==> flow/design.v (excerpt) <==
module complex_multiplier#(parameter INPUT_DATA_WIDTH = 16)
    (
        input  wire                                    i_clk,
        input  wire                                    i_rst,
        input  wire signed [INPUT_DATA_WIDTH-1:0]      i_real_h,
        input  wire signed [INPUT_DATA_WIDTH-1:0]      i_imag_h,
        input  wire signed [INPUT_DATA_WIDTH-1:0]      i_real_y,
        input  wire signed [INPUT_DATA_WIDTH-1:0]      i_imag_y,
        output reg  signed [INPUT_DATA_WIDTH*2:0]      o_real,
        output reg  signed [INPUT_DATA_WIDTH*2:0]      o_imag
    );
    reg signed [INPUT_DATA_WIDTH*2-1:0] ac;
    reg signed [INPUT_DATA_WIDTH*2-1:0] ad;
    reg signed [INPUT_DATA_WIDTH*2-1:0] cb;
    reg signed [INPUT_DATA_WIDTH*2-1:0] bd;
    always@(posedge i_clk) begin
        if(i_rst)begin
            o_real <= 0;
            o_imag <= 0;
            ac     <= 0;
            ad     <= 0;
            cb     <= 0;
            bd     <= 0;
        end         
        else begin
            ac <= i_real_h * i_real_y;
            ad <= i_real_h * i_imag_y;
            cb <= i_real_y * i_imag_h;
            bd <= i_imag_h * i_imag_y;
            o_real <= ac - bd;
            o_imag <= ad + cb;
        end
    end
endmodule
Size: ~7300 cells after synthesis, ~190 flip-flops, ~130 I/O pins.
Settings: LEC_CHECK=0, ABC_AREA=1, CAP_MARGIN=20, CELL_PAD_IN_SITES_DETAIL_PLACEMENT=0, CELL_PAD_IN_SITES_GLOBAL_PLACEMENT=0, CORE_ASPECT_RATIO=1.03, CORE_MARGIN=8, CORE_UTILIZATION=15, CTS_CLUSTER_DIAMETER=78, CTS_CLUSTER_SIZE=54, GPL_ROUTABILITY_DRIVEN=1, GPL_TIMING_DRIVEN=1, HOLD_SLACK_MARGIN=0.03, MIN_ROUTING_LAYER=met2, PLACE_DENSITY_LB_ADDON=0.11, SETUP_SLACK_MARGIN=0.67, SLEW_MARGIN=10, TNS_END_PERCENT=75; clock period 8.57 ns.
run.sh (not shown) runs the stock make flow with config.mk's settings and CLKGATE_MAP_FILE=.
The first run completed without violations.
Change:
ABC_AREA = unset   (was 1)
CELL_PAD_IN_SITES_DETAIL_PLACEMENT = unset   (was 0)
CELL_PAD_IN_SITES_GLOBAL_PLACEMENT = unset   (was 0)
CORE_ASPECT_RATIO = unset   (was 1.03)
CORE_MARGIN = 2   (was 8)
CORE_UTILIZATION = 40   (was 15)
CTS_CLUSTER_DIAMETER = unset   (was 78)
CTS_CLUSTER_SIZE = unset   (was 54)
GPL_ROUTABILITY_DRIVEN = unset   (was 1)
GPL_TIMING_DRIVEN = unset   (was 1)
HOLD_SLACK_MARGIN = unset   (was 0.03)
MIN_ROUTING_LAYER = unset   (was met2)
PLACE_DENSITY_LB_ADDON = unset   (was 0.11)
SETUP_SLACK_MARGIN = unset   (was 0.67)
SLEW_MARGIN = 20   (was 10)
TNS_END_PERCENT = unset   (was 75)
clock period = 5.42 ns   (was 8.57 ns; I/O delays follow)
Effect: With this change the flow reached the layout checks and failed them: negative setup slack. Core utilization goes up by 38 points. Sequential share of layout area goes down by 0.36 points. Via count goes down by 36%. Design area goes up by 6.0%. Non-clock buffer count goes up by 889. First-iteration DRC count goes down by about 60%. Worst setup slack is worse by 2.0 ns. Hold slack is worse by 0.099 ns.
Change:
CORE_UTILIZATION = 72   (was 40)
MAX_ROUTING_LAYER = met4   (was unset)
PLACE_DENSITY = 0.95   (was unset)
TNS_END_PERCENT = 5   (was unset)
clock period = 6.89 ns   (was 5.42 ns; I/O delays follow)
Outcome:
- The changed run did not get past 5_1_grt (GRT-0116)
- area after synthesis does not change
- die size came out lower by 44%
- synthesized cell count stays the same
Change:
CAP_MARGIN = 30   (was 20)
PLACE_DENSITY = unset   (was 0.95)
PLACE_DENSITY_LB_ADDON = 0.01   (was unset)
TNS_END_PERCENT = unset   (was 5)
What happened: Now the flow finished but fails on negative setup slack; synthesized area is unchanged; synthesized cell count stays the same; die area is unchanged.
Change:
CAP_MARGIN = 40   (was 30)
SETUP_SLACK_MARGIN = 1.81   (was unset)
clock period = 6.88 ns   (was 6.89 ns; I/O delays follow)
The changed run aborted during 5_1_grt (GRT-0232).
Die area stays the same.
Synthesized cell count is unchanged.
Area after synthesis does not change.

---

The RTL this note starts from:
==> flow/design.v <==
`timescale 1ns / 1ps
module complex_multiplier#(parameter INPUT_DATA_WIDTH = 16)
    (
        input  wire                                    i_clk,
        input  wire                                    i_rst,
        input  wire signed [INPUT_DATA_WIDTH-1:0]      i_real_h,
        input  wire signed [INPUT_DATA_WIDTH-1:0]      i_imag_h,
        input  wire signed [INPUT_DATA_WIDTH-1:0]      i_real_y,
        input  wire signed [INPUT_DATA_WIDTH-1:0]      i_imag_y,
        output reg  signed [INPUT_DATA_WIDTH*2:0]      o_real,
        output reg  signed [INPUT_DATA_WIDTH*2:0]      o_imag
    );
    reg signed [INPUT_DATA_WIDTH*2-1:0] ac;
    reg signed [INPUT_DATA_WIDTH*2-1:0] ad;
    reg signed [INPUT_DATA_WIDTH*2-1:0] cb;
    reg signed [INPUT_DATA_WIDTH*2-1:0] bd;
    always@(posedge i_clk) begin
        if(i_rst)begin
            o_real <= 0;
            o_imag <= 0;
            ac     <= 0;
            ad     <= 0;
            cb     <= 0;
            bd     <= 0;
        end         
        else begin
            ac <= i_real_h * i_real_y;
            ad <= i_real_h * i_imag_y;
            cb <= i_real_y * i_imag_h;
            bd <= i_imag_h * i_imag_y;
            o_real <= ac - bd;
            o_imag <= ad + cb;
        end
    end
endmodule
make LEC_CHECK=0 CAP_MARGIN=40 CELL_PAD_IN_SITES_GLOBAL_PLACEMENT=0 CORE_MARGIN=2 CORE_UTILIZATION=72 CTS_CLUSTER_SIZE=54 HOLD_SLACK_MARGIN=0.28 SETUP_SLACK_MARGIN=-0.46 SLEW_MARGIN=5 finish   # period 5.92 ns
The starting point completed, yet does not pass: negative setup slack.
Change:
Settings changed: ABC_AREA set to 1, CAP_MARGIN 40 to 20, CELL_PAD_IN_SITES_GLOBAL_PLACEMENT 0 to unset, CTS_CLUSTER_SIZE 54 to unset, HOLD_SLACK_MARGIN 0.28 to unset, SETUP_SLACK_MARGIN -0.46 to unset, SLEW_MARGIN 5 to 20.
Clock period 5.92 ns to 10.9 ns, I/O delays scaled along.
Now the flow completed without violations.
Register-to-register slack gets better by 6.6 ns.
Worst hold slack gets better by 0.0057 ns.
Change:
Settings changed: ABC_AREA 1 to unset, CORE_UTILIZATION 72 to 40.
Clock period 10.9 ns to 10.0 ns, I/O delays scaled along.
Design area goes down by 7.1%.
Die area grows by 61%.
Change:
Settings changed: CORE_MARGIN 2 to 10, CORE_UTILIZATION 40 to 61, CTS_CLUSTER_DIAMETER set to 336, CTS_CLUSTER_SIZE set to 100, TNS_END_PERCENT set to 5.
Worst setup slack is better by 0.077 ns.
Routed wire length shrinks by a few percent.
Worst hold slack is worse by 0.050 ns.
Via count grows slightly.
Design area shrinks slightly.
Clock-buffer cell count stays the same.
